==> flow/design.v (excerpt) <==
module pcs_10g_top #(
    parameter INIT_IDLE_DISPATCH = 1   
) (
    input  wire        clk,            
    input  wire        rst_n,          
    input  wire [63:0] xgmii_txd,      
    input  wire [7:0]  xgmii_txc,      
    output wire [63:0] xgmii_rxd,      
    output wire [7:0]  xgmii_rxc,      
    output wire [15:0] gth_txdata,     
    output wire [1:0]  gth_txheader,   
    output wire        gth_txdata_valid,
    input  wire [15:0] gth_rxdata,     
    input  wire [1:0]  gth_rxheader,   
    input  wire        gth_rxdata_valid,
    input  wire        gth_rxheader_valid,
    output wire        gth_txsequence_done,  
    input  wire        gth_rxgearboxslip,    
    output wire        block_lock,     
    output wire        hi_ber,         
    output wire        pcs_status,     
    output wire        rx_link_up,     
    output wire        tx_encode_err,  
    output wire        rx_decode_err,  
    output wire [15:0] ber_count,      
    output wire [7:0]  errored_blocks, 
    input  wire        status_read,    
    output wire        pcs_status_ll   
);
For scale: roughly 4300 cells after synthesis, ~220 I/O pins, about 40000 um2 of cells after synthesis.
==> flow/config.mk <==
export PLATFORM = sky130hd
export DESIGN_NAME = pcs_10g_top
export DESIGN_NICKNAME = pcs_10g_top
export VERILOG_FILES = /design/flow/design.v
export SDC_FILE = /design/flow/constraint.sdc
export NUM_CORES = 4
export LEC_CHECK = 0
export CAP_MARGIN = 20
export CORE_MARGIN = 2
export CORE_UTILIZATION = 66
export CTS_CLUSTER_SIZE = 42
export SLEW_MARGIN = 20
==> flow/constraint.sdc <==
create_clock -name core_clock -period 1.65 [get_ports {clk}]
set_input_delay 0.3300 -clock core_clock [delete_from_list [all_inputs] [get_ports {clk}]]
set_output_delay 0.3300 -clock core_clock [all_outputs]
set_load 0.01 [all_outputs]
run.sh (not shown) runs the stock make flow with config.mk's settings and CLKGATE_MAP_FILE=.
The first run aborted during 5_1_grt with DPL-0038.
==> next run, changes <==
ABC_AREA = 1   (was unset)
CORE_UTILIZATION = 59   (was 66)
CTS_CLUSTER_SIZE = 100   (was 42)
clock period = 3.62 ns   (was 1.65 ns; I/O delays follow)
After rerunning: The changed run passed the timing, design-rule and antenna checks; synthesized cell count grows by 31%; die area grows by 19%; synthesized area rises by 6.9%.

========
Starting RTL as in the previous note.
## pcs_10g_top
module pcs_10g_top #(
    parameter INIT_IDLE_DISPATCH = 1   
) (
    input  wire        clk,            
    input  wire        rst_n,          
    input  wire [63:0] xgmii_txd,      
    input  wire [7:0]  xgmii_txc,      
    output wire [63:0] xgmii_rxd,      
    output wire [7:0]  xgmii_rxc,      
    output wire [15:0] gth_txdata,     
    output wire [1:0]  gth_txheader,   
    output wire        gth_txdata_valid,
    input  wire [15:0] gth_rxdata,     
    input  wire [1:0]  gth_rxheader,   
    input  wire        gth_rxdata_valid,
    input  wire        gth_rxheader_valid,
    output wire        gth_txsequence_done,  
    input  wire        gth_rxgearboxslip,    
    output wire        block_lock,     
    output wire        hi_ber,         
    output wire        pcs_status,     
    output wire        rx_link_up,     
    output wire        tx_encode_err,  
    output wire        rx_decode_err,  
    output wire [15:0] ber_count,      
    output wire [7:0]  errored_blocks, 
    input  wire        status_read,    
    output wire        pcs_status_ll   
);
clock: 5.06 ns
lec_check: 0
abc_area: 1
cap_margin: 20
cell_pad_in_sites_global_placement: 2
core_margin: 2
core_utilization: 63
cts_cluster_diameter: 60
cts_cluster_size: 67
gpl_routability_driven: 0
gpl_timing_driven: 0
hold_slack_margin: 0.0
max_routing_layer: met4
min_routing_layer: met2
place_density_lb_addon: 0.02
setup_slack_margin: 0.09
slew_margin: 25
tns_end_percent: 85
The baseline did not get past global placement without I/O on FLW-0024.
Change:
==> flow/config.mk (replaced) <==
export PLATFORM = sky130hd
export DESIGN_NAME = pcs_10g_top
export DESIGN_NICKNAME = pcs_10g_top
export VERILOG_FILES = /design/flow/design.v
export SDC_FILE = /design/flow/constraint.sdc
export NUM_CORES = 4
export LEC_CHECK = 0
export ABC_AREA = 1
export CAP_MARGIN = 30
export CORE_MARGIN = 2
export CORE_UTILIZATION = 40
export GPL_ROUTABILITY_DRIVEN = 0
export PLACE_DENSITY_LB_ADDON = 0.1
export SLEW_MARGIN = 30
==> flow/constraint.sdc (replaced) <==
create_clock -name core_clock -period 2.58 [get_ports {clk}]
set_input_delay 0.5160 -clock core_clock [delete_from_list [all_inputs] [get_ports {clk}]]
set_output_delay 0.5160 -clock core_clock [all_outputs]
set_load 0.01 [all_outputs]
Effect:
- The new run finished with timing, DRC and antenna clean
- die size rises by 57%
- synthesized cell count is unchanged
- synthesized area stays the same
Change:
==> flow/config.mk (replaced) <==
export PLATFORM = sky130hd
export DESIGN_NAME = pcs_10g_top
export DESIGN_NICKNAME = pcs_10g_top
export VERILOG_FILES = /design/flow/design.v
export SDC_FILE = /design/flow/constraint.sdc
export NUM_CORES = 4
export LEC_CHECK = 0
export CAP_MARGIN = 20
export CORE_MARGIN = 2
export CORE_UTILIZATION = 70
export CTS_CLUSTER_SIZE = 22
export SETUP_SLACK_MARGIN = 0.58
export SLEW_MARGIN = 20
==> flow/constraint.sdc (replaced) <==
create_clock -name core_clock -period 2.3 [get_ports {clk}]
set_input_delay 0.4600 -clock core_clock [delete_from_list [all_inputs] [get_ports {clk}]]
set_output_delay 0.4600 -clock core_clock [all_outputs]
set_load 0.01 [all_outputs]
What happened:
- Now the flow stopped in global routing
- synthesized cell count is lower by about 24%
- die size falls by 46%
- synthesized area goes down by 6.4%
Change:
==> flow/config.mk (replaced) <==
export PLATFORM = sky130hd
export DESIGN_NAME = pcs_10g_top
export DESIGN_NICKNAME = pcs_10g_top
export VERILOG_FILES = /design/flow/design.v
export SDC_FILE = /design/flow/constraint.sdc
export NUM_CORES = 4
export LEC_CHECK = 0
export CAP_MARGIN = 5
export CORE_MARGIN = 2
export CORE_UTILIZATION = 66
export CTS_CLUSTER_SIZE = 70
export GPL_TIMING_DRIVEN = 1
export MAX_ROUTING_LAYER = met5
export PLACE_DENSITY = 0.6
export SLEW_MARGIN = 20
export TNS_END_PERCENT = 80
==> flow/constraint.sdc (replaced) <==
create_clock -name core_clock -period 2.42 [get_ports {clk}]
set_input_delay 0.4840 -clock core_clock [delete_from_list [all_inputs] [get_ports {clk}]]
set_output_delay 0.4840 -clock core_clock [all_outputs]
set_load 0.01 [all_outputs]
After rerunning:
- The changed run finished with negative setup slack left
- synthesized area does not change
- die size goes up by 6.0%
- synthesized cell count is unchanged
Change:
==> flow/config.mk (replaced) <==
export PLATFORM = sky130hd
export DESIGN_NAME = pcs_10g_top
export DESIGN_NICKNAME = pcs_10g_top
export VERILOG_FILES = /design/flow/design.v
export SDC_FILE = /design/flow/constraint.sdc
export NUM_CORES = 4
export LEC_CHECK = 0
export CAP_MARGIN = 20
export CORE_MARGIN = 2
export CORE_UTILIZATION = 59
export SETUP_SLACK_MARGIN = 0.69
export SLEW_MARGIN = 20
==> flow/constraint.sdc (replaced) <==
create_clock -name core_clock -period 3.4 [get_ports {clk}]
set_input_delay 0.6800 -clock core_clock [delete_from_list [all_inputs] [get_ports {clk}]]
set_output_delay 0.6800 -clock core_clock [all_outputs]
set_load 0.01 [all_outputs]
Now the flow passed the timing, design-rule and antenna checks.
Clock-buffer cell count grows by 14.
Cell area shrinks by 4.5%.
Synthesized area does not change.
Setup slack is better by 0.76 ns.
Power shrinks by 33%.
Global-route usage shrinks by 7.9 points.
Critical path depth grows by 2.
Die size grows by 12%.
Core utilization shrinks by 12 points.
Wire length shrinks by 9.5%.
Change:
--- a/flow/config.mk
+++ b/flow/config.mk
@@ -8,5 +8,4 @@
 export CAP_MARGIN = 20
 export CORE_MARGIN = 2
-export CORE_UTILIZATION = 59
-export SETUP_SLACK_MARGIN = 0.69
+export CORE_UTILIZATION = 40
 export SLEW_MARGIN = 20
==> flow/constraint.sdc (replaced) <==
create_clock -name core_clock -period 5.0 [get_ports {clk}]
set_input_delay 1.0000 -clock core_clock [delete_from_list [all_inputs] [get_ports {clk}]]
set_output_delay 1.0000 -clock core_clock [all_outputs]
set_load 0.01 [all_outputs]
Result:
- wire length rises by 5.3%
- power fell by 33%
- global-route usage came out lower by 9.6 points
- via count shrinks by 1.8%
- cell count is higher by 4.6%
- worst setup slack gets better by 0.32 ns

========
pcs_10g_top again, from the RTL that the note above started with.
==> flow/config.mk <==
export PLATFORM = sky130hd
export DESIGN_NAME = pcs_10g_top
export DESIGN_NICKNAME = pcs_10g_top
export VERILOG_FILES = /design/flow/design.v
export SDC_FILE = /design/flow/constraint.sdc
export NUM_CORES = 4
export LEC_CHECK = 0
export CAP_MARGIN = 5
export CELL_PAD_IN_SITES_GLOBAL_PLACEMENT = 1
export CORE_MARGIN = 10
export CORE_UTILIZATION = 70
export CTS_CLUSTER_SIZE = 38
export GPL_TIMING_DRIVEN = 0
export HOLD_SLACK_MARGIN = 0.27
export MAX_ROUTING_LAYER = met5
export PLACE_DENSITY_LB_ADDON = 0.11
export SLEW_MARGIN = 0
export TNS_END_PERCENT = 5
==> flow/constraint.sdc <==
create_clock -name core_clock -period 2.99 [get_ports {clk}]
set_input_delay 0.5980 -clock core_clock [delete_from_list [all_inputs] [get_ports {clk}]]
set_output_delay 0.5980 -clock core_clock [all_outputs]
set_load 0.01 [all_outputs]
The first run did not get past global placement without I/O (FLW-0024).
Then changed:
==> flow/config.mk (replaced) <==
export PLATFORM = sky130hd
export DESIGN_NAME = pcs_10g_top
export DESIGN_NICKNAME = pcs_10g_top
export VERILOG_FILES = /design/flow/design.v
export SDC_FILE = /design/flow/constraint.sdc
export NUM_CORES = 4
export LEC_CHECK = 0
export CAP_MARGIN = 20
export CORE_MARGIN = 2
export CORE_UTILIZATION = 40
export SLEW_MARGIN = 20
==> flow/constraint.sdc (replaced) <==
create_clock -name core_clock -period 4.13 [get_ports {clk}]
set_input_delay 0.8260 -clock core_clock [delete_from_list [all_inputs] [get_ports {clk}]]
set_output_delay 0.8260 -clock core_clock [all_outputs]
set_load 0.01 [all_outputs]
This time the run completed with no timing, DRC or antenna violations.
Die area climbs by 53%.
Synthesized area stays the same.
Synthesized cell count does not change.
Then changed:
--- a/flow/config.mk
+++ b/flow/config.mk
@@ -6,6 +6,9 @@
 export NUM_CORES = 4
 export LEC_CHECK = 0
-export CAP_MARGIN = 20
+export CAP_MARGIN = 5
 export CORE_MARGIN = 2
-export CORE_UTILIZATION = 40
+export CORE_UTILIZATION = 68
+export CTS_CLUSTER_DIAMETER = 351
+export CTS_CLUSTER_SIZE = 42
+export HOLD_SLACK_MARGIN = -0.1
 export SLEW_MARGIN = 20
==> flow/constraint.sdc (replaced) <==
create_clock -name core_clock -period 1.52 [get_ports {clk}]
set_input_delay 0.3040 -clock core_clock [delete_from_list [all_inputs] [get_ports {clk}]]
set_output_delay 0.3040 -clock core_clock [all_outputs]
set_load 0.01 [all_outputs]
=> The new run aborted during global routing; die size is lower by about 40%; area after synthesis does not change; synthesized cell count is unchanged.
Then changed:
==> flow/config.mk (replaced) <==
export PLATFORM = sky130hd
export DESIGN_NAME = pcs_10g_top
export DESIGN_NICKNAME = pcs_10g_top
export VERILOG_FILES = /design/flow/design.v
export SDC_FILE = /design/flow/constraint.sdc
export NUM_CORES = 4
export LEC_CHECK = 0
export CAP_MARGIN = 20
export CORE_MARGIN = 2
export CORE_UTILIZATION = 32
export SLEW_MARGIN = 20
==> flow/constraint.sdc (replaced) <==
create_clock -name core_clock -period 7.31 [get_ports {clk}]
set_input_delay 1.4620 -clock core_clock [delete_from_list [all_inputs] [get_ports {clk}]]
set_output_delay 1.4620 -clock core_clock [all_outputs]
set_load 0.01 [all_outputs]
With this change the flow completed without violations.
Die size went up by 110%.
Area after synthesis does not change.
Synthesized cell count is unchanged.
Power figures rest on the tool's default switching activity, not on a simulated workload.
